### flow/run.sh
#!/bin/bash
# the make line also repeats each setting of config.mk as NAME=value (left out here)
make -C /OpenROAD-flow-scripts/flow DESIGN_CONFIG=/design/flow/config.mk WORK_HOME=/design/flow/orfs CLKGATE_MAP_FILE= finish
### flow/design.v
`timescale  1ns/1ps
module mac_manual #(
    parameter DATA_WIDTH = 16
)(
    input clk, ce, rst,
    input [DATA_WIDTH-1:0] a, b, 
    input [DATA_WIDTH-1:0] tmp,
    output reg [DATA_WIDTH-1:0] data_out
); 
    always @(posedge clk) begin
        if(rst) begin
            data_out <= 0;
        end
        else begin
            data_out <= (a * b) + tmp;
        end
    end
endmodule
`timescale 1ns/1ps
module shift_register #(
    parameter DATA_WIDTH = 16,
    parameter size = 3
)(
    input clk, ce, rst,
    input [DATA_WIDTH-1:0] data_in,
    output [DATA_WIDTH-1:0] data_out
);
    reg [DATA_WIDTH-1:0] tmp[size-1:0];
    generate
        genvar l;
        for (l = 0; l < size; l = l + 1) begin
            always @(posedge clk) begin
                if (rst) begin
                    tmp[l] <= 'd0;
                end
                else if (ce) begin
                    if (l == 'd0) begin
                        tmp[l] <= data_in;  
                    end
                    else begin
                        tmp[l] <= tmp[l-1];
                    end
                end
            end
        end
    assign data_out = tmp[size-1];
    endgenerate
endmodule
`timescale 1ns/1ps
module convolver #(
    parameter DATA_WIDTH = 8,
    parameter INPUT_SIZE = 28,
    parameter KERNEL_SIZE = 3,
    parameter STRIDE = 1
) (
    input clk, ce, global_rst, 
    input [DATA_WIDTH-1:0] myInput,
    input [(KERNEL_SIZE*KERNEL_SIZE)*DATA_WIDTH-1:0] weight,
    input [DATA_WIDTH-1:0] bias,
    output [DATA_WIDTH-1:0] conv_op,
    output reg valid_conv, end_conv
);
    wire [DATA_WIDTH-1:0] weight_tmp [KERNEL_SIZE*KERNEL_SIZE-1:0];
    wire [DATA_WIDTH-1:0] tmp [KERNEL_SIZE*KERNEL_SIZE+1:0];
    generate 
        genvar j;
        for (j = 0; j < KERNEL_SIZE*KERNEL_SIZE; j = j + 1) begin
            assign weight_tmp[j][DATA_WIDTH-1:0] = weight[j*DATA_WIDTH +: DATA_WIDTH];
        end
    endgenerate
    assign tmp[0] = {DATA_WIDTH{1'b0}};
    generate 
        genvar i;
        for (i = 0; i < KERNEL_SIZE*KERNEL_SIZE; i = i + 1) begin: MAC
            if ((i + 1) % KERNEL_SIZE == 0) begin
                if (i == KERNEL_SIZE*KERNEL_SIZE-1) begin
                    mac_manual #(.DATA_WIDTH(DATA_WIDTH)) mac (
                        .clk(clk),
                        .ce(ce),
                        .rst(global_rst),
                        .a(myInput),
                        .b(weight_tmp[i]),
                        .tmp(tmp[i]),
                        .data_out(tmp[i+1])
                    );
                assign conv_op = tmp[i+1] + bias;
                end else begin
                    wire [DATA_WIDTH-1:0] tmp2;
                    mac_manual #(.DATA_WIDTH(DATA_WIDTH)) mac (
                        .clk(clk),
                        .ce(ce),
                        .rst(global_rst),
                        .a(myInput),
                        .b(weight_tmp[i]),
                        .tmp(tmp[i]),
                        .data_out(tmp2)
                    );
                    shift_register #(.DATA_WIDTH(DATA_WIDTH), .size(INPUT_SIZE-KERNEL_SIZE)) sr (
                        .clk(clk),
                        .ce(ce),
                        .rst(global_rst),
                        .data_in(tmp2),
                        .data_out(tmp[i+1])
                    );
                end
            end else begin
                mac_manual #(.DATA_WIDTH(DATA_WIDTH)) mac (
                    .clk(clk),
                    .ce(ce),
                    .rst(global_rst),
                    .a(myInput),
                    .b(weight_tmp[i]),
                    .tmp(tmp[i]),
                    .data_out(tmp[i+1])
                );
            end
        end
    endgenerate
    reg [$clog2(INPUT_SIZE):0] row_counter;
    reg [$clog2(INPUT_SIZE):0] col_counter;
    reg [$clog2(INPUT_SIZE*INPUT_SIZE):0] cycle_counter;
    always @(posedge clk) begin
        if (global_rst) begin
            row_counter <= 0;
            col_counter <= 0;
            cycle_counter <= 0;
        end else if (ce) begin
            if (col_counter + STRIDE >= INPUT_SIZE) begin
                col_counter <= 0;
                if (row_counter + STRIDE >= INPUT_SIZE) begin
                    row_counter <= 0;
                end else begin
                    row_counter <= row_counter + STRIDE;
                end
            end else begin
                col_counter <= col_counter + STRIDE;
            end
            cycle_counter <= cycle_counter + 1;
        end
    end
    always @(posedge clk) begin
        if (global_rst) begin
            valid_conv <= 0;
        end else if (ce) begin
            if ((row_counter >= KERNEL_SIZE-1 && row_counter < INPUT_SIZE && 
                 (row_counter - (KERNEL_SIZE-1)) % STRIDE == 0) &&
                (col_counter >= KERNEL_SIZE-1 && col_counter < INPUT_SIZE && 
                 (col_counter - (KERNEL_SIZE-1)) % STRIDE == 0)) begin
                valid_conv <= 1;
            end else begin
                valid_conv <= 0;
            end
        end
    end
    always @(posedge clk) begin
        if (global_rst) begin
            end_conv <= 0;
        end else if (ce && cycle_counter >= INPUT_SIZE*INPUT_SIZE) begin
            end_conv <= 1;
        end else begin
            end_conv <= 0;
        end
    end
endmodule
`timescale 1ns/1ps
module relu_activation #(
    parameter DATA_WIDTH = 16
)(
    input [DATA_WIDTH-1:0] data_in,
    output [DATA_WIDTH-1:0] data_out
);
    assign data_out = (data_in[DATA_WIDTH-1] == 1) ? 0 : data_in;
endmodule
`timescale 1ns / 1ps
module comparator2 #(
    parameter DATA_WIDTH = 16,
    parameter POOL_TYPE = 1
    )(
    input ce,
    input [DATA_WIDTH-1:0] in1,
    input [DATA_WIDTH-1:0] in2,
    output [DATA_WIDTH-1:0] comp_op
    ); 
    reg [DATA_WIDTH-1:0] temp;
    assign comp_op = ce ? temp : 'd0;
    always@(*)
    begin
        if(POOL_TYPE == 0)
        begin
            temp = in1 + in2;        
        end
        else begin
            temp = (in1 > in2) ? in1 : in2;
        end
    end
endmodule
`timescale 1ns / 1ps
module max_reg #(parameter DATA_WIDTH = 16) (
    input clk,
    input ce,
    input [DATA_WIDTH-1:0] data_in,
    input rst_m,
    input master_rst,
    output reg [DATA_WIDTH-1:0] reg_op
    );
    always@(posedge clk) 
    begin
    	if(master_rst)
    		reg_op <= 0;
    	else 
        begin
            if(ce) 
            begin
		   	  if(rst_m) begin
		    	 reg_op <=0;
		      end
		      else begin
		    	 reg_op <= data_in;
			 end
		    end
		end
	end
endmodule
`timescale 1ns / 1ps
module input_mux #(
    parameter DATA_WIDTH = 8
)(
    input [DATA_WIDTH-1:0] in1,
    input [DATA_WIDTH-1:0] in2,
    input [1:0] sel,
    output [DATA_WIDTH-1:0] op
    );
    assign op = (sel == 2'b01) ? in1 : ((sel == 2'b00) ? in2: 0);
endmodule
`timescale 1ns / 1ps
module control_logic2 #(
    parameter INPUT_SIZE = 9'h004,    
    parameter POOL_SIZE = 9'h002     
)(
    input clk,             
    input master_rst,       
    input ce,            
    output reg [1:0] sel, 
    output reg rst_m,     
    output reg op_en,      
    output reg load_sr,    
    output reg global_rst,  
    output reg end_op       
);
    integer row_count;
    integer col_count;
    integer count;
    integer nbgh_row_count;
    always @(posedge clk) begin
        if (master_rst) begin
            sel <= 2'b00;
            load_sr <= 0;
            rst_m <= 0;
            op_en <= 0;
            global_rst <= 1;
            end_op <= 0;
        end else begin
            if (((col_count + 1) % POOL_SIZE != 0) && (row_count == POOL_SIZE - 1) && 
                (col_count == POOL_SIZE * count + (POOL_SIZE - 2)) && ce) begin
                op_en <= 1;
            end else begin
                op_en <= 0;
            end
            if (ce) begin
                if ((nbgh_row_count == INPUT_SIZE / POOL_SIZE) && (count == INPUT_SIZE / POOL_SIZE - 1) &&
                    ((col_count + 1) % POOL_SIZE != 0) && (row_count == POOL_SIZE - 1) &&
                    (col_count == POOL_SIZE * count + (POOL_SIZE - 2))) begin
                    end_op <= 1;
                end
                if (((col_count + 1) % POOL_SIZE != 0) && (col_count == INPUT_SIZE - 2) && 
                    (row_count == POOL_SIZE - 1)) begin
                    global_rst <= 1;
                end else begin
                    global_rst <= 0;
                end
                if ((((col_count + 1) % POOL_SIZE == 0) && (count != INPUT_SIZE / POOL_SIZE - 1) && 
                    (row_count != POOL_SIZE - 1)) || ((col_count == INPUT_SIZE - 1) && 
                    (row_count == POOL_SIZE - 1))) begin
                    rst_m <= 1;
                end else begin
                    rst_m <= 0;
                end
                if (((col_count + 1) % POOL_SIZE != 0) && (col_count == INPUT_SIZE - 2) && 
                    (row_count == POOL_SIZE - 1)) begin
                    sel <= 2'b10;
                end else if ((((col_count) % POOL_SIZE == 0) && (count == INPUT_SIZE / POOL_SIZE - 1) && 
                            (row_count != POOL_SIZE - 1)) || 
                           (((col_count) % POOL_SIZE == 0) && (count != INPUT_SIZE / POOL_SIZE - 1) && 
                            (row_count == POOL_SIZE - 1))) begin
                    sel <= 2'b01;
                end else begin
                    sel <= 2'b00;
                end
                if ((((col_count + 1) % POOL_SIZE == 0) && (count == INPUT_SIZE / POOL_SIZE - 1)) || 
                    (((col_count + 1) % POOL_SIZE == 0) && (count != INPUT_SIZE / POOL_SIZE - 1))) begin
                    load_sr <= 1;
                end else begin
                    load_sr <= 0;
                end
            end
        end
    end
    always @(posedge clk) begin
        if (master_rst) begin
            row_count <= 0;
            col_count <= 32'hffffffff;
            count <= 32'hffffffff;
            nbgh_row_count <= 0;
        end else if (ce) begin
            if (global_rst) begin
                row_count <= 0;
                col_count <= 0;
                count <= 0;
                nbgh_row_count <= nbgh_row_count + 1;
            end else begin
                if (((col_count + 1) % POOL_SIZE == 0) && (count == INPUT_SIZE / POOL_SIZE - 1) && 
                    (row_count != POOL_SIZE - 1)) begin
                    col_count <= 0;
                    row_count <= row_count + 1;
                    count <= 0;
                end else begin
                    col_count <= col_count + 1;
                    if (((col_count + 1) % POOL_SIZE == 0) && (count != INPUT_SIZE / POOL_SIZE - 1)) begin
                        count <= count + 1;
                    end
                end
            end
        end
    end
endmodule
`timescale 1ns / 1ps
module pooler #(
    parameter INPUT_SIZE = 9'h004,               
    parameter POOL_SIZE = 9'h002,                
    parameter DATA_WIDTH = 16,                   
    parameter POOL_TYPE = 1                      
)(
    input clk,                                   
    input ce,                                    
    input master_rst,                            
    input [DATA_WIDTH-1:0] data_in,             
    output [DATA_WIDTH-1:0] data_out,           
    output valid_op,                             
    output end_op                                
);
    wire rst_m;                               
    wire load_sr;                              
    wire global_rst;                            
    wire [1:0] sel;                            
    wire [DATA_WIDTH-1:0] comp_op;              
    wire [DATA_WIDTH-1:0] sr_op;                
    wire [DATA_WIDTH-1:0] max_reg_op;            
    wire [DATA_WIDTH-1:0] div_op;               
    wire [DATA_WIDTH-1:0] mux_out;             
    control_logic2 #(.INPUT_SIZE(INPUT_SIZE), .POOL_SIZE(POOL_SIZE)) control_logic_inst (
        .clk(clk),
        .master_rst(master_rst),
        .ce(ce),
        .sel(sel),
        .rst_m(rst_m),
        .op_en(valid_op),
        .load_sr(load_sr),
        .global_rst(global_rst),
        .end_op(end_op)
    );
    comparator2 #(
        .DATA_WIDTH(DATA_WIDTH),
        .POOL_TYPE(POOL_TYPE)
    ) comparator_inst (
        .ce(ce),
        .in1(data_in),
        .in2(mux_out),
        .comp_op(comp_op)
    );
    max_reg #(
        .DATA_WIDTH(DATA_WIDTH)
    ) max_reg_inst (
        .clk(clk),
        .ce(ce),
        .data_in(comp_op),
        .rst_m(rst_m),
        .master_rst(master_rst),
        .reg_op(max_reg_op)
    );
    shift_register #(
        .DATA_WIDTH(DATA_WIDTH),
        .size(INPUT_SIZE / POOL_SIZE)
    ) shift_register_inst (
        .clk(clk),
        .ce(load_sr),
        .rst(global_rst && master_rst),
        .data_in(comp_op),
        .data_out(sr_op)
    );
    input_mux #(
        .DATA_WIDTH(DATA_WIDTH)
    ) mux_inst (
        .in1(sr_op),           
        .in2(max_reg_op),     
        .sel(sel),             
        .op(mux_out)      
    );
    assign div_op = max_reg_op / (POOL_SIZE * POOL_SIZE);
    assign data_out = POOL_TYPE ? max_reg_op : div_op;
endmodule
`timescale 1ns/1ps
module layer #(
    parameter DATA_WIDTH = 8,                  
    parameter INPUT_SIZE = 28,                  
    parameter KERNEL_SIZE = 3,                
    parameter POOL_SIZE = 2,                    
    parameter STRIDE = 1,                          
    parameter ACTIVATION_TYPE = 1'b1,        
    parameter POOL_TYPE = 1'b1                     
)(
    input clk, global_rst, ce,
    input [DATA_WIDTH-1:0] myInput,
    input [KERNEL_SIZE*KERNEL_SIZE*DATA_WIDTH-1:0] weight,
    input [DATA_WIDTH-1:0] bias,
    output [DATA_WIDTH-1:0] data_out,
    output valid_op, 
    output end_op
);
    wire[DATA_WIDTH-1:0] conv_op;
    wire [DATA_WIDTH-1:0] act_op;
    wire valid_conv, end_conv;
    wire valid_pooling;
    assign valid_pooling = valid_conv && (!end_conv);
    convolver #(
        .DATA_WIDTH(DATA_WIDTH), 
        .INPUT_SIZE(INPUT_SIZE), 
        .KERNEL_SIZE(KERNEL_SIZE), 
        .STRIDE(STRIDE)
    ) conv(
        .clk(clk),
        .ce(ce),
        .global_rst(global_rst),
        .myInput(myInput),
        .weight(weight),
        .bias(bias),
        .conv_op(conv_op),
        .valid_conv(valid_conv),
        .end_conv(end_conv)
    );
    relu_activation #(.DATA_WIDTH(DATA_WIDTH)) relu_act(
        .data_in(conv_op),
        .data_out(act_op)
    );
    pooler #(
        .INPUT_SIZE(INPUT_SIZE-KERNEL_SIZE+1),
        .POOL_SIZE(POOL_SIZE), 
        .DATA_WIDTH(DATA_WIDTH), 
        .POOL_TYPE(POOL_TYPE)
    ) max_pooling(
        .clk(clk),
        .ce(valid_pooling),
        .master_rst(global_rst),
        .data_in(act_op),
        .data_out(data_out),
        .valid_op(valid_op),
        .end_op(end_op)
    );
endmodule
### flow/constraint.sdc
create_clock -name core_clock -period 3.56 [get_ports {clk}]
set_input_delay 0.7120 -clock core_clock [delete_from_list [all_inputs] [get_ports {clk}]]
set_output_delay 0.7120 -clock core_clock [all_outputs]
set_load 0.01 [all_outputs]
### flow/config.mk
export PLATFORM = sky130hd
export DESIGN_NAME = layer
export DESIGN_NICKNAME = layer
export VERILOG_FILES = /design/flow/design.v
export SDC_FILE = /design/flow/constraint.sdc
export NUM_CORES = 4
export LEC_CHECK = 0
export CAP_MARGIN = 20
export CORE_MARGIN = 2
export CORE_UTILIZATION = 72
export CTS_CLUSTER_SIZE = 40
export PLACE_DENSITY = 0.8
export SLEW_MARGIN = 20
==> impl_metrics.toml, run 1 <==
# yosys + openroad results
[setup_path]
cp_cell_sequence = "buf_12, buf_12, buf_8, buf_6, and2_1, fa_2, inv_2, fa_1, inv_1, fa_1, fa_2, xor2_1, xnor2_1, xnor2_1, xnor2_1, xnor2_1, nor2_1"
cp-end-kind = "flip-flop"
regToRegStartpoint = "conv.MAC[1].genblk1.mac.data_out[6]"
cp.depth = 17
cp_max_fo = 5
cp_slowest_cell = "fa_1"
reg2reg_depth = 12
critPathLaunchType = "input pin"
cp.required_ps = 4020
timing.rr.end = "conv.MAC[2].genblk1.genblk1.mac.data_out[7]"
regToRegSetupSlack_ps = -250
worst-setup-path-type = "input pin to flip-flop"
slowest_delay_ps = 480
arrival_ps = 4390
critPathTopFamily = "adder cells"
critPathBufInv = 6
crit_start = "myInput[3]"
cpMostUsedCell = "xnor2_1"
crit_path_end = "conv.MAC[2].genblk1.genblk1.mac.data_out[7]"

[die]
chipHeight_um = 234
dieArea_sq_mm = 0.0549
core.rowCount = 84
io_pins = 101
coreArea_sq_mm = 0.0524
fp_util_pct = 72.8
die_w_um = 234

[synth]
ys_sh_xor_pct = 6.75
ff_type = "dfxtp_1"
ys_top_cells_by_count = "dfxtp_1, nor2_1, mux2i_1"
simple_gate_area_share_pct = 16.9
top_cells_by_area = "dfxtp_1, mux2i_1, fa_1"
netlist_instances = 4086
yosysWarnings = 9
top_area_share_pct = 39.0
ys_sh_mux_pct = 13.2
ys_sh_adder_pct = 14.1
synth_seq_share_pct = 39.0
syn_avg_cell_area_sq_um = 9.34
synthesis.nets = 4514
ys_cells = 4086
ys_ff = 744
ys_sh_aoi_pct = 4.31
synth.largest_area_cell = "dfxtp_1"
yosys_area_sq_mm = 0.0382
async_flop_share_pct = 0
edf_count = 0
logic_family = "simple AND/OR/NAND/NOR gates"
top_cell = "dfxtp_1"
ys_types = 77
synthesis.area_sq_mm = 0.0382

[power_and_ir_drop]
powerSeq_mw = 8.80
p_sw_mw = 8.73
p_seq_share_pct = 32.8
p_per_area_mw_per_mm2 = 590
power_frac_clock_pct = 30.6
pwr-share-comb_pct = 36.6
peakVddDrop_v = 0.000428
leakagePower_nw = 19.8
p_comb_mw = 9.84
internal_power_mw = 18.1
maxPowerGroup = "combinational cells"
pg_clk_mw = 8.22
swShare_pct = 32.5

[route]
routed_wl_um = 103000
first_pass_iters = 6
vias = 30100
drcViolationCount = 0
wl_per_cell_um = 20.4
routed_via_density = 5.98
antenna_left = 0
drt_iter0_drc = 2508

[cts]
cts_buffers = 76
clk_pin_slew_worst_paths_ps = 70
clockBufferDepth = 3
cts.sinks = 744
cts_root_buffer = "clkbuf_16"
clkLatencyLatePin_ps = 620
htree_num_levels = 3
cts_tree = "done"

[final_layout]
fin_util_pct = 86.8
fin_cells = 5037
syn2layout_area_growth_pct = 19.3
fin_nets = 4719
n_fill_cell = 2424

[outcome]
status = "finished with violations"
so_faults = "negative setup slack"

[timing]
finClkSkew_ps = 21.6
slew_violations = 0
post-route-min-period_ps = 3930
fmax_mhz = 254
tightest_slew_ps = 976
final_min_period_over_clock_period_pct = 111
rsz0062_at_grt = "true"
fin_ws_ps = -375
hold_viol = 0
holdWs_ps = 468
final.setup.tns_ps = -1600
setup_viol = 12
slew_headroom_pct = 34.8

[global_route]
grt_pass1_vias = 29600
groute.usage.overall_pct = 33.0
grt_pass1_wl_um = 146000
grt_overflow_total = 0
grt_max_degree = 214
antenna_found_initial = 2

[hold_path]
min-delay-start = "max_pooling.shift_register_inst.tmp[0][3]"
hold_class = "flip-flop to flip-flop"
hold_path_end = "max_pooling.shift_register_inst.tmp[0][3]"
whs_path_depth = 2

[place]
portBuffers = 100
dp.final_hpwl_um = 57600
place_inst = 4832
gp_congestion = 0.925
place_ws_ps = -1020

[flow_run]
warning_count = 50
drv_cap = 0
==> cell type report <==
| cell class | instances | area [sq um] | area share, % |
|---|---|---|---|
| multi-input combinational | 2778 | 22500 | 49.3 |
| sequential | 744 | 14900 | 32.7 |
| clock inverter | 33 | 418 | 0.918 |
| timing repair buffer | 349 | 3470 | 7.63 |
| inverter | 342 | 1290 | 2.83 |
| clock buffer | 101 | 2120 | 4.66 |
| tap | 688 | 861 | 1.89 |
| antenna | 2 | 5.00 | 0.0110 |
==> per-stage QoR <==
stage | total power [mW] | cell area [sq um]
floorplan | 14.2 | 39100
global placement | 16.0 | 41300
detailed placement | 16.4 | 41300
CTS | 25.0 | 44500
global route | 27.9 | 45500
finish | 26.9 | 45500
==> timing repair <==
item / CTS / global route
hold buffers: 0 / 0
pin swaps: 102 / 172
setup endpoints to repair: 36 / 31
setup buffers: 43 / 21
gates resized: 140 / 194
gates cloned: 5 / 5
hold endpoints to repair: 0 / 0
==> per-layer routing <==
metal	track usage (%)	share of wire, %
met1	39.0	37
met3	4.74	6.8
met2	59.5	50
met5	0	0
met4	14.5	6.1
==> inputs of run 2 (changes only) <==
- ABC_AREA: unset -> 1
- CORE_ASPECT_RATIO: unset -> 1.38
- CTS_CLUSTER_DIAMETER: unset -> 375
- CTS_CLUSTER_SIZE: 40 -> 10
- PLACE_DENSITY: 0.8 -> 0.39
- SETUP_SLACK_MARGIN: unset -> 0.32
- SLEW_MARGIN: 20 -> 40
- clock period: 3.56 -> 1.08 ns (I/O delays scaled with it)
==> run 2 against run 1 <==
The flow now stops in global routing (5_1_grt). Die size rose by 5.1%. Synthesized area grew 5.1%. Synthesized cell count up 36%.
==> impl_metrics.toml, run 2 <==
# physical design summary
[synth]
ys_ff = 744
synthesis.area_sq_mm = 0.0401
edf_count = 0
top_cell = "nand2_1"
ff_type = "dfxtp_1"
synth_seq_share_pct = 37.1
ys_sh_adder_pct = 13.4
synthesis.nets = 5966
ys_top_cells_by_count = "nand2_1, inv_1, dfxtp_1"
yosysWarnings = 9
yosys_area_sq_mm = 0.0401
syn_avg_cell_area_sq_um = 7.25
top_area_share_pct = 37.1
ys_types = 42
top_cells_by_area = "dfxtp_1, nand2_1, inv_1"
synth.largest_area_cell = "dfxtp_1"
ys_sh_mux_pct = 0
netlist_instances = 5538
ys_cells = 5538
logic_family = "simple AND/OR/NAND/NOR gates"
simple_gate_area_share_pct = 21.9
ys_sh_aoi_pct = 10.6
ys_sh_xor_pct = 3.54
async_flop_share_pct = 0

[cts]
cts_hold_buffers = 0
cts.sinks = 744
clockBufferDepth = 3
htree_num_levels = 3
cts_buffers = 84
cts_root_buffer = "clkbuf_16"

[place]
place_ws_ps = -3130
portBuffers = 100
placed_area_sq_mm = 0.0469
dp.final_hpwl_um = 77700
gp_congestion = 0.989

[outcome]
status = "aborted with a tool error"
stop_error = "[ERROR DPL-0038] Utilization greater than 100%, impossible to legalize"
stop_stage = "global routing (5_1_grt)"

[die]
io_pins = 101
coreArea_sq_mm = 0.0551
core.rowCount = 101
dieArea_sq_mm = 0.0577
chipHeight_um = 281
die_w_um = 205
fp_util_pct = 72.8
run 2: what timing repair did:
item	CTS
setup endpoints to repair	752
gates resized	539
cloned	14
pin swaps	231
buffers inserted	58
run 2: metrics by stage:
step                      hold slack, ps  utilization [%]  cells
after floorplan                      418                -   5538
after global placement               431             85.1   6666
after detailed placement             442             85.1   6666
after CTS                           46.2             94.0   6833
==> inputs of run 3 (changes only) <==
- CELL_PAD_IN_SITES_DETAIL_PLACEMENT: unset -> 2
- CORE_ASPECT_RATIO: 1.38 -> unset
- CORE_UTILIZATION: 72 -> 70
- CTS_CLUSTER_DIAMETER: 375 -> 227
- CTS_CLUSTER_SIZE: 10 -> unset
- MAX_ROUTING_LAYER: unset -> met4
- PLACE_DENSITY: 0.39 -> unset
- SETUP_SLACK_MARGIN: 0.32 -> unset
- SLEW_MARGIN: 40 -> 10
- TNS_END_PERCENT: unset -> 65
- clock period: 1.08 -> 4.72 ns (I/O delays scaled with it)
==> run 3 against run 2 <==
Die size is 2.8% higher. Synthesized cell count did not move. The flow stops in detailed placement (3_5_place_dp). Synthesized area unchanged.
==> impl_metrics.toml, run 3 <==
# physical design summary
[synth]
ys_cells = 5538
top_area_share_pct = 37.1
synth.largest_area_cell = "dfxtp_1"
simple_gate_area_share_pct = 21.9
yosysWarnings = 9
ys_sh_mux_pct = 0
yosys_area_sq_mm = 0.0401
async_flop_share_pct = 0
ys_sh_adder_pct = 13.4
synthesis.nets = 5966
logic_family = "simple AND/OR/NAND/NOR gates"
ff_type = "dfxtp_1"
ys_top_cells_by_count = "nand2_1, inv_1, dfxtp_1"
ys_sh_xor_pct = 3.54
netlist_instances = 5538
ys_sh_aoi_pct = 10.6
ys_types = 42
edf_count = 0
ys_ff = 744
synth_seq_share_pct = 37.1
syn_avg_cell_area_sq_um = 7.25
synthesis.area_sq_mm = 0.0401
top_cells_by_area = "dfxtp_1, nand2_1, inv_1"
top_cell = "nand2_1"

[die]
core.rowCount = 87
fp_util_pct = 71.0
dieArea_sq_mm = 0.0593
io_pins = 101
coreArea_sq_mm = 0.0565
chipHeight_um = 243
die_w_um = 243

[outcome]
stop_error = "[ERROR DPL-0033] detailed placement checks failed during check placement."
status = "aborted with a tool error"
stop_stage = "detailed placement (3_5_place_dp)"

[place]
portBuffers = 100
gp_congestion = 0.992
run 3: per-stage QoR:
stage / power, mW / cells / area [sq um]
global placement: 11.2 / 6260 / 42200
floorplan: 10.0 / 5538 / 40100
==> inputs of run 4 (changes only) <==
- CAP_MARGIN: 20 -> 40
- CORE_ASPECT_RATIO: unset -> 0.51
- CORE_MARGIN: 2 -> 5
- CORE_UTILIZATION: 70 -> 42
- CTS_CLUSTER_DIAMETER: 227 -> unset
- CTS_CLUSTER_SIZE: unset -> 74
- HOLD_SLACK_MARGIN: unset -> -0.01
- MAX_ROUTING_LAYER: met4 -> met5
- SETUP_SLACK_MARGIN: unset -> 1.1
- SLEW_MARGIN: 10 -> 20
- TNS_END_PERCENT: 65 -> 30
- clock period: 4.72 -> 7.31 ns (I/O delays scaled with it)
==> run 4 against run 3 <==
Now fails the layout checks on max-capacitance violations, max-slew violations. Synthesized cell count unchanged. Die size is 72% higher. Synthesized area did not move.
==> impl_metrics.toml, run 4 <==
# yosys + openroad results
[setup_path]
critPathLaunchType = "input pin"
cp_cell_sequence = "buf_2, buf_4, nand2_1, fa_1, inv_1, ha_1, ha_1, inv_1, fa_1, inv_1, ha_1, inv_1, fa_1, nor3_1, nor2_1, inv_1, nand2_1, nand3_1, nand2_1, nand3_1, nand2_1, nor2_1"
arrival_ps = 7630
timing.rr.end = "max_pooling.control_logic_inst.row_count[23]"
cp-end-kind = "flip-flop"
cp_slowest_cell = "fa_1"
cp_max_fo = 26
slowest_delay_ps = 730
cp.required_ps = 7940
critPathBufInv = 7
regToRegStartpoint = "max_pooling.control_logic_inst.count[0]"
reg2reg_depth = 11
cp.depth = 22
critPathTopFamily = "adder cells"
regToRegSetupSlack_ps = 1410
crit_path_end = "conv.MAC[5].genblk1.genblk1.mac.data_out[7]"
cpMostUsedCell = "inv_1"
crit_start = "myInput[2]"
worst-setup-path-type = "input pin to flip-flop"

[route]
vias = 51600
drcViolationCount = 0
drt_iter0_drc = 11000
wl_per_cell_um = 46.5
antenna_left = 0
first_pass_iters = 13
routed_via_density = 7.53
routed_wl_um = 319000

[cts]
cts_root_buffer = "clkbuf_16"
cts_setup_buffers = 0
clk_pin_slew_worst_paths_ps = 80
cts.sinks = 744
clockBufferDepth = 3
clkLatencyLatePin_ps = 790
htree_num_levels = 3
cts_tree = "done"
cts_buffers = 69

[flow_run]
warning_count = 54
drv_cap = 5

[synth]
ys_ff = 744
async_flop_share_pct = 0
ys_sh_aoi_pct = 10.6
netlist_instances = 5538
edf_count = 0
logic_family = "simple AND/OR/NAND/NOR gates"
synth_seq_share_pct = 37.1
top_area_share_pct = 37.1
syn_avg_cell_area_sq_um = 7.25
simple_gate_area_share_pct = 21.9
synthesis.area_sq_mm = 0.0401
yosysWarnings = 9
synthesis.nets = 5966
ys_cells = 5538
ys_sh_xor_pct = 3.54
yosys_area_sq_mm = 0.0401
ys_sh_adder_pct = 13.4
ff_type = "dfxtp_1"
top_cell = "nand2_1"
synth.largest_area_cell = "dfxtp_1"
top_cells_by_area = "dfxtp_1, nand2_1, inv_1"
ys_top_cells_by_count = "nand2_1, inv_1, dfxtp_1"
ys_sh_mux_pct = 0
ys_types = 42

[hold_path]
whs_path_depth = 2
hold_class = "flip-flop to flip-flop"
hold_path_end = "conv.MAC[2].genblk1.genblk1.sr.tmp[4][4]"
min-delay-start = "conv.MAC[2].genblk1.genblk1.sr.tmp[4][4]"

[timing]
fmax_mhz = 143
setup_viol = 0
finClkSkew_ps = 57.1
slew_headroom_pct = -30.3
slew_violations = 10
hold_viol = 0
final.setup.tns_ps = 0
rsz0062_at_grt = "true"
fin_ws_ps = 310
post-route-min-period_ps = 7000
tightest_slew_ps = 1950
final_min_period_over_clock_period_pct = 95.8

[die]
die_w_um = 443
core.rowCount = 80
fp_util_pct = 42.7
coreArea_sq_mm = 0.0941
chipHeight_um = 231
dieArea_sq_mm = 0.102
io_pins = 101

[global_route]
grt_pass1_wl_um = 366000
grt_pass1_vias = 48000
antenna_found_initial = 34
grt_overflow_total = 0
use_met2_pct = 75.6
met1_usage_pct = 57.1
groute.usage.overall_pct = 48.6
grt_util_met3_pct = 16.2
grt_most_used_layer = "met2"
grt_max_degree = 173

[power_and_ir_drop]
peakVddDrop_v = 0.000311
p_comb_mw = 5.05
power_frac_clock_pct = 33.2
p_per_area_mw_per_mm2 = 315
leakagePower_nw = 20.8
internal_power_mw = 7.81
swShare_pct = 44.5
pwr-share-comb_pct = 35.9
maxPowerGroup = "combinational cells"
powerSeq_mw = 4.34
p_sw_mw = 6.26
pg_clk_mw = 4.67
p_seq_share_pct = 30.8

[place]
place_ws_ps = 692
dp.final_hpwl_um = 153000
gp_congestion = 0.994
portBuffers = 100

[outcome]
status = "finished with violations"
so_faults = "max-capacitance violations, max-slew violations"

[final_layout]
syn2layout_area_growth_pct = 11.3
n_fill_cell = 10800
fin_nets = 5911
[run 4: layout make-up]
type,count,area (sq um),area share [%]
timing repair buffer,144,1510,3.37
inverter,1126,4230,9.47
antenna,55,138,0.308
sequential,744,14900,33.4
multi-input combinational,3398,19900,44.5
clock buffer,88,1970,4.41
clock inverter,34,459,1.03
tap,1271,1590,3.56
[run 4: per-stage QoR]
| step | util [%] | instance area (sq um) | power (mW) | hold slack, ps | cells |
|---|---|---|---|---|---|
| 3_3_place_gp | 44.5 | 41900 | 7.07 | 442 | 6671 |
| 2_1_floorplan | - | 40100 | 6.47 | 418 | 5538 |
| 4_1_cts | 47.2 | 44400 | 12.4 | 489 | 6796 |
| 6_report | 47.5 | 44700 | 14.1 | 502 | 6860 |
| 5_1_grt | 47.4 | 44600 | 13.9 | 518 | 6826 |
| 3_5_place_dp | 44.6 | 42000 | 8.02 | 470 | 6674 |
[run 4: routing by layer]
layer	share of wire, %	wire, um	up-vias
li1	-	-	17100
met2	38	121000	6821
met4	14	44700	52
met3	16	52300	3426
met1	31	100000	24200
met5	0.23	729	-
[run 4: what timing repair did]
item / in CTS / in global routing
resized: 0 / 1
endpoints found under the hold margin: 0 / 0
hold buffers: 0 / 0
setup endpoints to repair: 0 / 5
==> inputs of run 5 (changes only) <==
- ABC_AREA: 1 -> unset
- CAP_MARGIN: 40 -> 20
- CELL_PAD_IN_SITES_DETAIL_PLACEMENT: 2 -> unset
- CORE_ASPECT_RATIO: 0.51 -> unset
- CORE_MARGIN: 5 -> 2
- CORE_UTILIZATION: 42 -> 69
- CTS_CLUSTER_SIZE: 74 -> unset
- HOLD_SLACK_MARGIN: -0.01 -> unset
- MAX_ROUTING_LAYER: met5 -> unset
- SETUP_SLACK_MARGIN: 1.1 -> 0.62
- TNS_END_PERCENT: 30 -> unset
- clock period: 7.31 -> 2.44 ns (I/O delays scaled with it)
==> run 5 against run 4 <==
The layout fails its checks (negative setup slack). Sequential share of layout area is 3.0 points lower. Via count is 38% lower. Sequential power rose to 2.9 times the previous value. Routed wire length decreased by 63%. Clock-buffer cell count increased by 12. Global-route usage shrank 13 points. First-iteration DRC count is 75% lower. Cell count fell by 24%. Combinational power went up to 3.1 times the previous value. Clock power went up to 2.5 times the previous value. Critical path depth down 10. Critical endpoint is now conv.MAC[2].genblk1.genblk1.mac.data_out[7].
==> impl_metrics.toml, run 5 <==
# yosys + openroad results
[synth]
syn_avg_cell_area_sq_um = 9.34
logic_family = "simple AND/OR/NAND/NOR gates"
edf_count = 0
top_area_share_pct = 39.0
ys_top_cells_by_count = "dfxtp_1, nor2_1, mux2i_1"
ys_sh_aoi_pct = 4.31
synth_seq_share_pct = 39.0
simple_gate_area_share_pct = 16.9
ys_types = 77
netlist_instances = 4086
ys_sh_adder_pct = 14.1
ys_cells = 4086
ff_type = "dfxtp_1"
ys_sh_mux_pct = 13.2
yosysWarnings = 9
yosys_area_sq_mm = 0.0382
async_flop_share_pct = 0
ys_sh_xor_pct = 6.75
ys_ff = 744
synthesis.nets = 4514
synth.largest_area_cell = "dfxtp_1"
top_cell = "dfxtp_1"
top_cells_by_area = "dfxtp_1, mux2i_1, fa_1"
synthesis.area_sq_mm = 0.0382

[place]
portBuffers = 100
dp.final_hpwl_um = 60800
gp_congestion = 0.917

[global_route]
groute.usage.overall_pct = 35.4
grt_max_degree = 150
antenna_found_initial = 6
grt_pass1_vias = 32100
grt_pass1_wl_um = 162000
grt_overflow_total = 0

[setup_path]
regToRegStartpoint = "conv.MAC[1].genblk1.mac.data_out[6]"
regToRegSetupSlack_ps = -1270
cp_slowest_cell = "fa_1"
critPathBufInv = 2
cpMostUsedCell = "xnor2_1"
cp.required_ps = 2920
critPathTopFamily = "adder cells"
cp_max_fo = 1
crit_start = "conv.MAC[1].genblk1.mac.data_out[6]"
critPathLaunchType = "flip-flop"
arrival_ps = 4190
slowest_delay_ps = 590
cp_cell_sequence = "inv_1, fa_1, fa_1, inv_1, fa_1, fa_2, xor2_1, xnor2_1, xnor2_1, xnor2_1, xnor2_1, nor2_1"
worst-setup-path-type = "flip-flop to flip-flop"
cp.depth = 12
reg2reg_depth = 12
timing.rr.end = "conv.MAC[2].genblk1.genblk1.mac.data_out[7]"
crit_path_end = "conv.MAC[2].genblk1.genblk1.mac.data_out[7]"
cp-end-kind = "flip-flop"

[power_and_ir_drop]
maxPowerGroup = "combinational cells"
peakVddDrop_v = 0.000710
p_seq_share_pct = 31.9
leakagePower_nw = 21.5
swShare_pct = 32.6
p_comb_mw = 15.5
p_sw_mw = 13.1
p_per_area_mw_per_mm2 = 811
powerSeq_mw = 12.8
pg_clk_mw = 11.8
power_frac_clock_pct = 29.5
pwr-share-comb_pct = 38.5
finalPower_mw = 40.1
internal_power_mw = 27.0

[timing]
final.setup.tns_ps = -42520
rsz0062_at_grt = "true"
slew_headroom_pct = 49.2
holdWs_ps = 203
tightest_slew_ps = 761
fmax_mhz = 269
finClkSkew_ps = 32.3
fin_ws_ps = -1270
post-route-min-period_ps = 3710
final_min_period_over_clock_period_pct = 152
slew_violations = 0
setup_viol = 59
hold_viol = 0

[final_layout]
syn2layout_area_growth_pct = 29.5
fin_nets = 4899
n_fill_cell = 2231
fin_util_pct = 90.1

[die]
coreArea_sq_mm = 0.0549
dieArea_sq_mm = 0.0572
fp_util_pct = 69.6
core.rowCount = 86
chipHeight_um = 239
io_pins = 101
die_w_um = 239

[route]
vias = 31800
antenna_left = 0
wl_per_cell_um = 22.4
routed_wl_um = 117000
routed_via_density = 6.08
first_pass_iters = 8
drcViolationCount = 0
drt_iter0_drc = 2799

[cts]
cts_root_buffer = "clkbuf_16"
cts_hold_buffers = 0
cts_buffers = 74
clk_pin_slew_worst_paths_ps = 70
htree_num_levels = 3
cts.sinks = 744
clkLatencyLatePin_ps = 640
cts_tree = "done"
clockBufferDepth = 3

[hold_path]
whs_path_depth = 2
hold_path_end = "max_pooling.max_reg_inst.reg_op[5]"
hold_class = "input pin to flip-flop"
min-delay-start = "global_rst"

[flow_run]
warning_count = 51
drv_cap = 0

[outcome]
status = "finished with violations"
so_faults = "negative setup slack"
==> run 5: timing repair <==
item / in CTS / in global routing
cloned: 15 / 3
pin swaps: 245 / 257
setup endpoints to repair: 208 / 209
buffers inserted: 92 / 46
gates resized: 458 / 312
==> run 5: per-stage QoR <==
step	instances	cell area (sq um)	setup WS [ps]
after floorplan	4086	39900	-1410
after global placement	4943	42700	-1860
after detailed placement	4943	42700	-1960
after CTS	5182	47900	-1030
after global routing	5231	49400	-1430
final	5234	49400	-1270
==> run 5: layer usage <==
| layer | vias up | global-route usage (%) | part of all wire, % |
|---|---|---|---|
| li1 | 14100 | - | - |
| met1 | 15300 | 39.5 | 36 |
| met2 | 1707 | 64.5 | 50 |
| met3 | 690 | 5.95 | 7.0 |
| met4 | 6 | 18.8 | 7.8 |
| met5 | - | 0 | 0.041 |
==> run 5: area by class of cell <==
type,count,area [sq um],share of cell area [%]
antenna,3,7.51,0.0152
clock inverter,32,384,0.777
tap,704,881,1.78
clock buffer,100,2110,4.27
timing repair buffer,531,5400,10.9
inverter,342,1290,2.62
sequential,744,15000,30.4
multi-input combinational,2778,24300,49.2
==> inputs of run 6 (changes only) <==
- ABC_AREA: unset -> 1
- CORE_UTILIZATION: 69 -> 72
- CTS_CLUSTER_DIAMETER: unset -> 359
- CTS_CLUSTER_SIZE: unset -> 73
- PLACE_DENSITY_LB_ADDON: unset -> 0.01
- SETUP_SLACK_MARGIN: 0.62 -> 0.01
- clock period: 2.44 -> 1.67 ns (I/O delays scaled with it)
==> run 6 against run 5 <==
The flow now stops in global routing (5_1_grt). Die size rose by 0.74%. Synthesized cell count is 36% higher. Synthesized area is 5.1% higher.
==> impl_metrics.toml, run 6 <==
# physical design summary
[cts]
cts_buffers = 14
cts.sinks = 744
clockBufferDepth = 3
cts_root_buffer = "clkbuf_16"
htree_num_levels = 1

[synth]
top_cells_by_area = "dfxtp_1, nand2_1, inv_1"
edf_count = 0
synthesis.area_sq_mm = 0.0401
synth.largest_area_cell = "dfxtp_1"
ys_types = 42
ys_top_cells_by_count = "nand2_1, inv_1, dfxtp_1"
ys_ff = 744
ys_sh_xor_pct = 3.54
simple_gate_area_share_pct = 21.9
ys_sh_adder_pct = 13.4
synthesis.nets = 5966
top_area_share_pct = 37.1
yosysWarnings = 9
ys_cells = 5538
top_cell = "nand2_1"
ys_sh_aoi_pct = 10.6
netlist_instances = 5538
ys_sh_mux_pct = 0
yosys_area_sq_mm = 0.0401
synth_seq_share_pct = 37.1
syn_avg_cell_area_sq_um = 7.25
logic_family = "simple AND/OR/NAND/NOR gates"
async_flop_share_pct = 0
ff_type = "dfxtp_1"

[outcome]
stop_stage = "global routing (5_1_grt)"
status = "aborted with a tool error"

[place]
dp.final_hpwl_um = 72900
placed_area_sq_mm = 0.0455
portBuffers = 100
place_ws_ps = -2640
gp_congestion = 0.991

[die]
die_w_um = 240
core.rowCount = 86
coreArea_sq_mm = 0.0551
io_pins = 101
fp_util_pct = 72.8
dieArea_sq_mm = 0.0576
chipHeight_um = 240
[run 6: through the flow]
| stage | std cells | setup TNS (ps) | hold slack, ps |
|---|---|---|---|
| after floorplan | 5538 | -85370 | 418 |
| after global placement | 6549 | -145460 | 434 |
| after detailed placement | 6549 | -153150 | 439 |
| after CTS | 6641 | -89900 | 185 |
[run 6: repair_timing]
action	CTS
cloned	17
hold buffers	0
resized	599
pin swaps	276
buffers inserted	63
endpoints found under the setup margin	190
==> inputs of run 7 (changes only) <==
- ABC_AREA: 1 -> 0
- CELL_PAD_IN_SITES_DETAIL_PLACEMENT: unset -> 0
- CELL_PAD_IN_SITES_GLOBAL_PLACEMENT: unset -> 0
- CORE_UTILIZATION: 72 -> 70
- CTS_CLUSTER_DIAMETER: 359 -> unset
- CTS_CLUSTER_SIZE: 73 -> 36
- GPL_TIMING_DRIVEN: unset -> 1
- MAX_ROUTING_LAYER: unset -> met5
- MIN_ROUTING_LAYER: unset -> met1
- PLACE_DENSITY_LB_ADDON: 0.01 -> 0.28
- SETUP_SLACK_MARGIN: 0.01 -> 0.15
- clock period: 1.67 -> 3.38 ns (I/O delays scaled with it)
==> run 7 against run 6 <==
The layout now fails its checks (negative setup slack). Die size shrank 2.1%. Synthesized area shrank 4.9%. Synthesized cell count shrank 26%.
==> impl_metrics.toml, run 7 <==
# yosys + openroad results
[setup_path]
cp_slowest_cell = "fa_1"
regToRegSetupSlack_ps = -310
critPathTopFamily = "adder cells"
reg2reg_depth = 15
cp.required_ps = 3840
critPathBufInv = 6
crit_start = "myInput[3]"
cp_max_fo = 5
cp_cell_sequence = "buf_16, buf_12, buf_6, nand2_2, fa_1, inv_2, ha_4, ha_4, inv_2, fa_1, inv_2, ha_4, fa_2, a21o_1, a21oi_4, xnor2_2, xnor2_1, nor2_1"
regToRegStartpoint = "conv.MAC[7].genblk1.mac.data_out[3]"
slowest_delay_ps = 560
cp.depth = 18
cp-end-kind = "flip-flop"
critPathLaunchType = "input pin"
arrival_ps = 4200
worst-setup-path-type = "input pin to flip-flop"
crit_path_end = "conv.MAC[8].genblk1.genblk1.mac.data_out[7]"
timing.rr.end = "conv.MAC[8].genblk1.genblk1.mac.data_out[7]"

[final_layout]
fin_cells = 5093
fin_util_pct = 86.2
syn2layout_area_growth_pct = 21.8
fin_area_sq_mm = 0.0465
fin_nets = 4764

[synth]
top_cell = "dfxtp_1"
synth.largest_area_cell = "dfxtp_1"
synthesis.nets = 4514
netlist_instances = 4086
synthesis.area_sq_mm = 0.0382
simple_gate_area_share_pct = 16.9
ys_types = 77
ys_cells = 4086
edf_count = 0
ys_sh_xor_pct = 6.75
top_area_share_pct = 39.0
ys_top_cells_by_count = "dfxtp_1, nor2_1, mux2i_1"
ys_sh_adder_pct = 14.1
yosysWarnings = 9
syn_avg_cell_area_sq_um = 9.34
ys_sh_mux_pct = 13.2
logic_family = "simple AND/OR/NAND/NOR gates"
synth_seq_share_pct = 39.0
yosys_area_sq_mm = 0.0382
ys_ff = 744
ff_type = "dfxtp_1"
async_flop_share_pct = 0
ys_sh_aoi_pct = 4.31
top_cells_by_area = "dfxtp_1, mux2i_1, fa_1"

[power_and_ir_drop]
peakVddDrop_v = 0.000523
p_comb_mw = 11.3
p_sw_mw = 9.55
maxPowerGroup = "combinational cells"
internal_power_mw = 19.7
leakagePower_nw = 20.1
p_seq_share_pct = 31.7
pg_clk_mw = 8.63
power_frac_clock_pct = 29.5
swShare_pct = 32.7
powerSeq_mw = 9.27
pwr-share-comb_pct = 38.8
p_per_area_mw_per_mm2 = 629

[route]
vias = 31100
drt_iter0_drc = 3014
antenna_left = 0
drcViolationCount = 0
routed_wl_um = 108000
wl_per_cell_um = 21.2
first_pass_iters = 6
routed_via_density = 6.10

[timing]
setup_viol = 33
hold_viol = 0
slew_headroom_pct = 22.1
post-route-min-period_ps = 3730
fin_ws_ps = -354
final_min_period_over_clock_period_pct = 110
rsz0062_at_grt = "true"
holdWs_ps = 391
fmax_mhz = 268
finClkSkew_ps = 30.3
slew_violations = 0
tightest_slew_ps = 1170

[global_route]
use_met2_pct = 58.5
grt_most_used_layer = "met2"
antenna_found_initial = 2
grt_overflow_total = 0
grt_util_met3_pct = 5.52
grt_max_degree = 187
grt_pass1_vias = 30600
grt_pass1_wl_um = 153000
met1_usage_pct = 39.1
groute.usage.overall_pct = 33.3

[cts]
cts_tree = "done"
clkLatencyLatePin_ps = 640
clk_pin_slew_worst_paths_ps = 60
cts.sinks = 744
cts_buffers = 74
cts_hold_buffers = 0
cts_root_buffer = "clkbuf_16"
clockBufferDepth = 3
htree_num_levels = 3

[die]
chipHeight_um = 238
coreArea_sq_mm = 0.0539
die_w_um = 238
fp_util_pct = 70.8
dieArea_sq_mm = 0.0564
io_pins = 101
core.rowCount = 85

[hold_path]
whs_path_depth = 3
hold_class = "input pin to flip-flop"
hold_path_end = "conv.col_counter[1]"
min-delay-start = "ce"

[place]
place_inst = 4857
portBuffers = 100
gp_congestion = 0.894
dp.final_hpwl_um = 53300
placed_area_sq_mm = 0.0415

[flow_run]
warning_count = 53
drv_cap = 0

[outcome]
status = "finished with violations"
so_faults = "negative setup slack"
run 7: cell type report:
type                    count  area [sq um]
well taps                 696           871
clock buffers             102          2150
diodes                      3          7.51
fillers                  2358          7440
multi-input cells        2778         22700
repair buffers            396          4110
flip-flops and latches    744         14900
inverters                 342          1290
clock inverters            32           403
run 7: through the flow:
stage               setup slack (ps)  TNS [ps]  total power, mW
floorplan                       -662    -14550             15.0
global placement               -1100    -42310             16.9
detailed placement             -1170    -45090             17.2
CTS                             -183      -726             26.9
global route                    -400     -6450             30.2
finish                          -354     -4310             29.2
run 7: timing repair:
| item | 4_1_cts | 5_1_grt |
|---|---|---|
| resized | 283 | 180 |
| endpoints found under the hold margin | 0 | 0 |
| buffers inserted | 52 | 28 |
| pin swaps | 172 | 154 |
| endpoints found under the setup margin | 48 | 44 |
| cloned | 17 | 2 |
run 7: layer usage:
metal / wire length, um / share of wire (%) / up-vias
li1: - / - / 13800
met1: 39300 / 36 / 14800
met2: 52200 / 48 / 1750
met3: 8030 / 7.4 / 691
met4: 8600 / 8.0 / 2
met5: 10 / 0.0093 / -
==> inputs of run 8 (changes only) <==
- ABC_AREA: 0 -> unset
- CELL_PAD_IN_SITES_DETAIL_PLACEMENT: 0 -> unset
- CELL_PAD_IN_SITES_GLOBAL_PLACEMENT: 0 -> unset
- CORE_UTILIZATION: 70 -> 72
- CTS_CLUSTER_SIZE: 36 -> unset
- GPL_TIMING_DRIVEN: 1 -> unset
- MAX_ROUTING_LAYER: met5 -> unset
- MIN_ROUTING_LAYER: met1 -> unset
- PLACE_DENSITY_LB_ADDON: 0.28 -> 0.01
- SETUP_SLACK_MARGIN: 0.15 -> 0.62
- clock period: 3.38 -> 2.24 ns (I/O delays scaled with it)
==> run 8 against run 7 <==
The flow now stops in global routing (5_1_grt). Die size shrank 2.7%. Synthesized cell count is the same. Synthesized area is the same.
==> impl_metrics.toml, run 8 <==
# physical design summary
[die]
core.rowCount = 84
die_w_um = 234
io_pins = 101
coreArea_sq_mm = 0.0524
chipHeight_um = 234
fp_util_pct = 72.8
dieArea_sq_mm = 0.0549

[synth]
synthesis.area_sq_mm = 0.0382
ys_sh_xor_pct = 6.75
ys_types = 77
edf_count = 0
simple_gate_area_share_pct = 16.9
top_cells_by_area = "dfxtp_1, mux2i_1, fa_1"
ff_type = "dfxtp_1"
logic_family = "simple AND/OR/NAND/NOR gates"
async_flop_share_pct = 0
yosys_area_sq_mm = 0.0382
yosysWarnings = 9
syn_avg_cell_area_sq_um = 9.34
ys_top_cells_by_count = "dfxtp_1, nor2_1, mux2i_1"
ys_sh_aoi_pct = 4.31
ys_sh_mux_pct = 13.2
ys_cells = 4086
top_cell = "dfxtp_1"
netlist_instances = 4086
ys_ff = 744
synth_seq_share_pct = 39.0
ys_sh_adder_pct = 14.1
top_area_share_pct = 39.0
synth.largest_area_cell = "dfxtp_1"
synthesis.nets = 4514

[cts]
cts_buffers = 76
cts_hold_buffers = 0
cts.sinks = 744
htree_num_levels = 3
cts_root_buffer = "clkbuf_16"
clockBufferDepth = 3

[place]
portBuffers = 100
dp.final_hpwl_um = 57400
gp_congestion = 0.920
placed_area_sq_mm = 0.0434

[outcome]
status = "aborted with a tool error"
stop_stage = "global routing (5_1_grt)"
==> run 8: per-stage QoR <==
stage	util, %	cells	hold WS, ps	setup slack (ps)
floorplan	-	4086	425	-1570
global placement	82.7	5010	443	-2030
detailed placement	82.7	5010	443	-2140
CTS	92.0	5231	143	-1240
==> run 8: what timing repair did <==
item                                    in CTS
buffers inserted                            63
endpoints found under the hold margin        0
cloned                                      17
endpoints found under the setup margin     221
resized                                    380
pin swaps                                  209
==> inputs of run 9 (changes only) <==
- CORE_UTILIZATION: 72 -> 66
- PLACE_DENSITY_LB_ADDON: 0.01 -> unset
- SETUP_SLACK_MARGIN: 0.62 -> unset
- clock period: 2.24 -> 3.37 ns (I/O delays scaled with it)
==> run 9 against run 8 <==
The layout now fails its checks (negative setup slack). Synthesized cell count is the same. Synthesized area is the same. Die size grew 8.9%.
==> impl_metrics.toml, run 9 <==
# yosys + openroad results
[final_layout]
fin_util_pct = 79.5
syn2layout_area_growth_pct = 19.7
n_fill_cell = 3644
fin_nets = 4728

[global_route]
antenna_found_initial = 0
grt_max_degree = 271
grt_overflow_total = 0
grt_pass1_wl_um = 142000
grt_pass1_vias = 29400
groute.usage.overall_pct = 28.5

[power_and_ir_drop]
internal_power_mw = 19.0
leakagePower_nw = 19.8
pwr-share-comb_pct = 34.2
peakVddDrop_v = 0.000617
p_comb_mw = 9.36
pg_clk_mw = 8.69
powerSeq_mw = 9.30
maxPowerGroup = "combinational cells"
power_frac_clock_pct = 31.8
p_seq_share_pct = 34.0
p_per_area_mw_per_mm2 = 598
p_sw_mw = 8.34
swShare_pct = 30.5

[cts]
cts.sinks = 744
cts_tree = "done"
cts_buffers = 77
cts_hold_buffers = 0
htree_num_levels = 3
clockBufferDepth = 3
clk_pin_slew_worst_paths_ps = 60
cts_root_buffer = "clkbuf_16"
clkLatencyLatePin_ps = 640

[hold_path]
min-delay-start = "global_rst"
hold_path_end = "max_pooling.max_reg_inst.reg_op[5]"
hold_class = "input pin to flip-flop"
whs_path_depth = 2

[timing]
slew_violations = 0
setup_viol = 10
rsz0062_at_grt = "true"
hold_viol = 0
fin_ws_ps = -164
finClkSkew_ps = 42.3
tightest_slew_ps = 1120
final_min_period_over_clock_period_pct = 105
holdWs_ps = 420
post-route-min-period_ps = 3530
slew_headroom_pct = 25.1
fmax_mhz = 283

[route]
antenna_left = 0
routed_wl_um = 86500
antenna_cells = 0
drt_iter0_drc = 1534
first_pass_iters = 6
drcViolationCount = 0
vias = 28400
routed_via_density = 5.54
wl_per_cell_um = 16.9

[synth]
synthesis.area_sq_mm = 0.0382
netlist_instances = 4086
ys_ff = 744
yosysWarnings = 9
ys_top_cells_by_count = "dfxtp_1, nor2_1, mux2i_1"
ys_sh_xor_pct = 6.75
syn_avg_cell_area_sq_um = 9.34
synth_seq_share_pct = 39.0
top_area_share_pct = 39.0
top_cell = "dfxtp_1"
top_cells_by_area = "dfxtp_1, mux2i_1, fa_1"
ys_cells = 4086
async_flop_share_pct = 0
ys_sh_mux_pct = 13.2
ff_type = "dfxtp_1"
edf_count = 0
logic_family = "simple AND/OR/NAND/NOR gates"
ys_types = 77
ys_sh_adder_pct = 14.1
synthesis.nets = 4514
yosys_area_sq_mm = 0.0382
ys_sh_aoi_pct = 4.31
synth.largest_area_cell = "dfxtp_1"
simple_gate_area_share_pct = 16.9

[die]
chipHeight_um = 244
fp_util_pct = 66.4
die_w_um = 244
io_pins = 101
core.rowCount = 88
dieArea_sq_mm = 0.0598
coreArea_sq_mm = 0.0575

[flow_run]
warning_count = 47
drv_cap = 0

[setup_path]
regToRegStartpoint = "conv.MAC[5].genblk1.genblk1.sr.tmp[24][6]"
critPathLaunchType = "input pin"
critPathBufInv = 6
regToRegSetupSlack_ps = -110
cp-end-kind = "flip-flop"
crit_start = "myInput[3]"
cp_max_fo = 6
cp_slowest_cell = "fa_1"
slowest_delay_ps = 490
cp_cell_sequence = "buf_12, buf_12, buf_12, nand2_2, fa_1, inv_1, ha_1, ha_1, inv_2, fa_1, inv_1, ha_2, fa_2, a21o_1, a21oi_4, xnor2_2, xnor2_1, nor2_1"
crit_path_end = "conv.MAC[7].genblk1.mac.data_out[7]"
timing.rr.end = "conv.MAC[6].genblk1.mac.data_out[7]"
arrival_ps = 4000
reg2reg_depth = 13
cpMostUsedCell = "buf_12"
worst-setup-path-type = "input pin to flip-flop"
cp.depth = 18
cp.required_ps = 3840
critPathTopFamily = "adder cells"

[place]
portBuffers = 100
gp_congestion = 0.916
dp.final_hpwl_um = 57500
place_ws_ps = -1220

[outcome]
so_faults = "negative setup slack"
status = "finished with violations"
==> run 9: repair_timing <==
| item | in CTS | in global routing |
|---|---|---|
| cloned | 7 | 4 |
| endpoints found under the setup margin | 45 | 33 |
| hold endpoints to repair | 0 | 0 |
| buffers inserted | 41 | 18 |
| resized | 180 | 146 |
| pin swaps | 100 | 133 |
==> run 9: final cells by class <==
type	count	area (sq um)	share of cell area, %
Clock inverter	31	414	0.906
Tap cell	765	957	2.09
Sequential cell	744	14900	32.7
Inverter	342	1280	2.81
Clock buffer	112	2260	4.94
Multi-Input combinational cell	2778	22300	48.8
Timing Repair Buffer	357	3540	7.75
==> run 9: metal layers <==
| layer | global-route usage [%] | share of wire (%) | up-vias |
|---|---|---|---|
| li1 | - | - | 13800 |
| met1 | 35.3 | 42 | 13800 |
| met2 | 51.1 | 51 | 657 |
| met3 | 3.74 | 3.9 | 165 |
| met4 | 9.97 | 2.8 | 0 |
| met5 | 0 | 0 | - |
==> run 9: through the flow <==
step           cell area (sq um)  TNS [ps]  std cells  power [mW]
3_5_place_dp               41500    -47080       4916        17.3
6_report                   45700      -756       5129        27.3
2_1_floorplan              39200    -14990       4086        15.1
3_3_place_gp               41500    -44480       4916        17.0
4_1_cts                    45000      -714       5107        26.6
5_1_grt                    45700     -2810       5129        28.8
==> inputs of run 10 (changes only) <==
- ABC_AREA: unset -> 1
- CORE_UTILIZATION: 66 -> 72
- CTS_CLUSTER_DIAMETER: unset -> 400
- CTS_CLUSTER_SIZE: unset -> 10
- PLACE_DENSITY_LB_ADDON: unset -> 0.12
- SETUP_SLACK_MARGIN: unset -> 0.32
- clock period: 3.37 -> 1.08 ns (I/O delays scaled with it)
==> run 10 against run 9 <==
The run now fails in global routing (5_1_grt). Synthesized cell count increased by 36%. Die size decreased by 3.6%. Synthesized area increased by 5.1%.
==> impl_metrics.toml, run 10 <==
# physical design summary
[synth]
yosysWarnings = 9
ys_sh_aoi_pct = 10.6
syn_avg_cell_area_sq_um = 7.25
edf_count = 0
ys_top_cells_by_count = "nand2_1, inv_1, dfxtp_1"
ys_types = 42
top_cell = "nand2_1"
ys_cells = 5538
top_area_share_pct = 37.1
ys_sh_xor_pct = 3.54
ys_sh_mux_pct = 0
ys_ff = 744
synth_seq_share_pct = 37.1
logic_family = "simple AND/OR/NAND/NOR gates"
synth.largest_area_cell = "dfxtp_1"
netlist_instances = 5538
synthesis.nets = 5966
yosys_area_sq_mm = 0.0401
simple_gate_area_share_pct = 21.9
ys_sh_adder_pct = 13.4
ff_type = "dfxtp_1"
async_flop_share_pct = 0
top_cells_by_area = "dfxtp_1, nand2_1, inv_1"
synthesis.area_sq_mm = 0.0401

[die]
io_pins = 101
fp_util_pct = 72.8
coreArea_sq_mm = 0.0551
core.rowCount = 86
chipHeight_um = 240
dieArea_sq_mm = 0.0576
die_w_um = 240

[place]
portBuffers = 100
placed_area_sq_mm = 0.0474
dp.final_hpwl_um = 79000
place_ws_ps = -3230
gp_congestion = 1.00
place_inst = 6732

[cts]
htree_num_levels = 3
cts.sinks = 744
clockBufferDepth = 3
cts_root_buffer = "clkbuf_16"
cts_buffers = 84

[outcome]
status = "aborted with a tool error"
stop_stage = "global routing (5_1_grt)"
stop_error = "[ERROR DPL-0038] Utilization greater than 100%, impossible to legalize"
run 10: timing repair:
| action | CTS |
|---|---|
| gates resized | 622 |
| setup buffers | 45 |
| gates cloned | 17 |
| hold buffers | 1 |
| endpoints found under the setup margin | 752 |
| endpoints found under the hold margin | 1 |
| pin swaps | 256 |
run 10: stage by stage:
| stage | total power, mW | setup TNS [ps] |
|---|---|---|
| after detailed placement | 53.2 | -515280 |
| after floorplan | 45.8 | -187510 |
| after global placement | 51.4 | -498120 |
| after CTS | 85.5 | -232220 |
==> inputs of run 11 (changes only) <==
- ABC_AREA: 1 -> unset
- CELL_PAD_IN_SITES_GLOBAL_PLACEMENT: unset -> 3
- CORE_UTILIZATION: 72 -> 40
- CTS_CLUSTER_DIAMETER: 400 -> unset
- CTS_CLUSTER_SIZE: 10 -> 54
- HOLD_SLACK_MARGIN: unset -> 0.21
- PLACE_DENSITY_LB_ADDON: 0.12 -> unset
- SETUP_SLACK_MARGIN: 0.32 -> unset
- clock period: 1.08 -> 5.0 ns (I/O delays scaled with it)
==> run 11 against run 10 <==
Now clean on timing, DRC and antenna. Die size grew 70%. Synthesized area shrank 4.9%. Synthesized cell count shrank 26%.
==> impl_metrics.toml, run 11 <==
# yosys + openroad results
[setup_path]
regToRegSetupSlack_ps = 1140
arrival_ps = 4900
cpMostUsedCell = "fa_1"
crit_start = "myInput[4]"
regToRegStartpoint = "conv.MAC[8].genblk1.genblk1.mac.data_out[1]"
timing.rr.end = "max_pooling.shift_register_inst.tmp[0][6]"
cp_cell_sequence = "clkdlybuf4s50_1, buf_12, buf_12, nand2_1, fa_1, fa_1, inv_1, ha_1, inv_1, fa_1, inv_1, fa_1, a21o_1, a21oi_1, xnor2_1, xnor2_1, nor2_1"
critPathTopFamily = "adder cells"
critPathBufInv = 6
cp_slowest_cell = "fa_1"
reg2reg_depth = 17
cp.depth = 17
cp-end-kind = "flip-flop"
slowest_delay_ps = 530
worst-setup-path-type = "input pin to flip-flop"
cp_max_fo = 10
cp.required_ps = 5490
crit_path_end = "conv.MAC[3].genblk1.mac.data_out[7]"
critPathLaunchType = "input pin"

[synth]
yosysWarnings = 9
synthesis.area_sq_mm = 0.0382
ff_type = "dfxtp_1"
ys_sh_adder_pct = 14.1
ys_ff = 744
netlist_instances = 4086
ys_top_cells_by_count = "dfxtp_1, nor2_1, mux2i_1"
ys_sh_xor_pct = 6.75
synth_seq_share_pct = 39.0
simple_gate_area_share_pct = 16.9
yosys_area_sq_mm = 0.0382
ys_cells = 4086
synthesis.nets = 4514
top_cell = "dfxtp_1"
ys_types = 77
synth.largest_area_cell = "dfxtp_1"
edf_count = 0
ys_sh_aoi_pct = 4.31
syn_avg_cell_area_sq_um = 9.34
top_cells_by_area = "dfxtp_1, mux2i_1, fa_1"
ys_sh_mux_pct = 13.2
async_flop_share_pct = 0
logic_family = "simple AND/OR/NAND/NOR gates"
top_area_share_pct = 39.0

[flow_run]
drv_cap = 0
warning_count = 46

[route]
vias = 26600
routed_via_density = 4.85
antenna_left = 0
drt_iter0_drc = 1321
routed_wl_um = 85500
drcViolationCount = 0
antenna_cells = 0
first_pass_iters = 5
wl_per_cell_um = 15.6

[timing]
hold_viol = 0
final.setup.tns_ps = 0
setup_viol = 0
rsz0062_at_grt = "false"
fin_ws_ps = 590
slew_headroom_pct = 33.0
finClkSkew_ps = 23.5
slew_violations = 0
post-route-min-period_ps = 4410
final_min_period_over_clock_period_pct = 88.2
tightest_slew_ps = 1000
fmax_mhz = 227

[power_and_ir_drop]
leakagePower_nw = 18.9
p_comb_mw = 4.68
powerSeq_mw = 6.27
pg_clk_mw = 6.87
internal_power_mw = 12.6
peakVddDrop_v = 0.000260
power_frac_clock_pct = 38.6
p_per_area_mw_per_mm2 = 406
p_seq_share_pct = 35.2
pwr-share-comb_pct = 26.3
p_sw_mw = 5.17
swShare_pct = 29.0
maxPowerGroup = "clock"

[die]
die_w_um = 313
core.rowCount = 113
io_pins = 101
coreArea_sq_mm = 0.0947
dieArea_sq_mm = 0.0979
chipHeight_um = 313
fp_util_pct = 40.3

[global_route]
antenna_found_initial = 1
grt_pass1_vias = 26800
grt_overflow_total = 0
grt_max_degree = 151
grt_pass1_wl_um = 142000
groute.usage.overall_pct = 17.6

[outcome]
status = "finished clean"

[place]
portBuffers = 100
gp_congestion = 0.834
placed_area_sq_mm = 0.0408
place_ws_ps = -85.1
dp.final_hpwl_um = 59300

[cts]
cts_buffers = 87
clkLatencyLatePin_ps = 660
cts_setup_buffers = 0
cts_root_buffer = "clkbuf_16"
cts.sinks = 744
clockBufferDepth = 3
clk_pin_slew_worst_paths_ps = 60
cts_hold_buffers = 0
cts_tree = "done"
htree_num_levels = 3
cts-resized-gates = 0

[final_layout]
n_fill_cell = 9112
fin_nets = 4577
syn2layout_area_growth_pct = 15.0
fin_area_sq_mm = 0.0439

[hold_path]
hold_class = "flip-flop to flip-flop"
whs_path_depth = 2
hold_path_end = "conv.MAC[5].genblk1.genblk1.sr.tmp[0][4]"
min-delay-start = "conv.MAC[5].genblk1.genblk1.mac.data_out[4]"
-- run 11: cell type report --
class                           count  area, sq um  area share, %
Tap cell                         1265         1580           3.60
Multi-Input combinational cell   2778        21100           48.1
Clock buffer                      117         2440           5.56
Clock inverter                     44          719           1.64
Timing Repair Buffer              196         1890           4.30
Sequential cell                   744        14900           33.9
Inverter                          342         1280           2.92
-- run 11: metal layers --
metal / vias to the layer above / share of wire [%] / GRT usage, % / wire [um]
li1: 13500 / - / - / -
met1: 12700 / 48 / 23.7 / 41200
met2: 329 / 46 / 29.3 / 39700
met3: 127 / 3.1 / 2.66 / 2630
met4: 0 / 2.2 / 4.72 / 1910
met5: - / 0 / 0 / 0
-- run 11: stage by stage --
stage	hold slack, ps	cells	total power [mW]	utilization, %
after floorplan	425	4086	9.67	-
after global placement	450	5325	11.1	43.0
after detailed placement	459	5325	11.2	43.0
after CTS	471	5486	18.2	46.4
after global routing	490	5486	19.0	46.4
final	463	5486	17.8	46.4
Power is estimated from default activity; no workload was simulated.
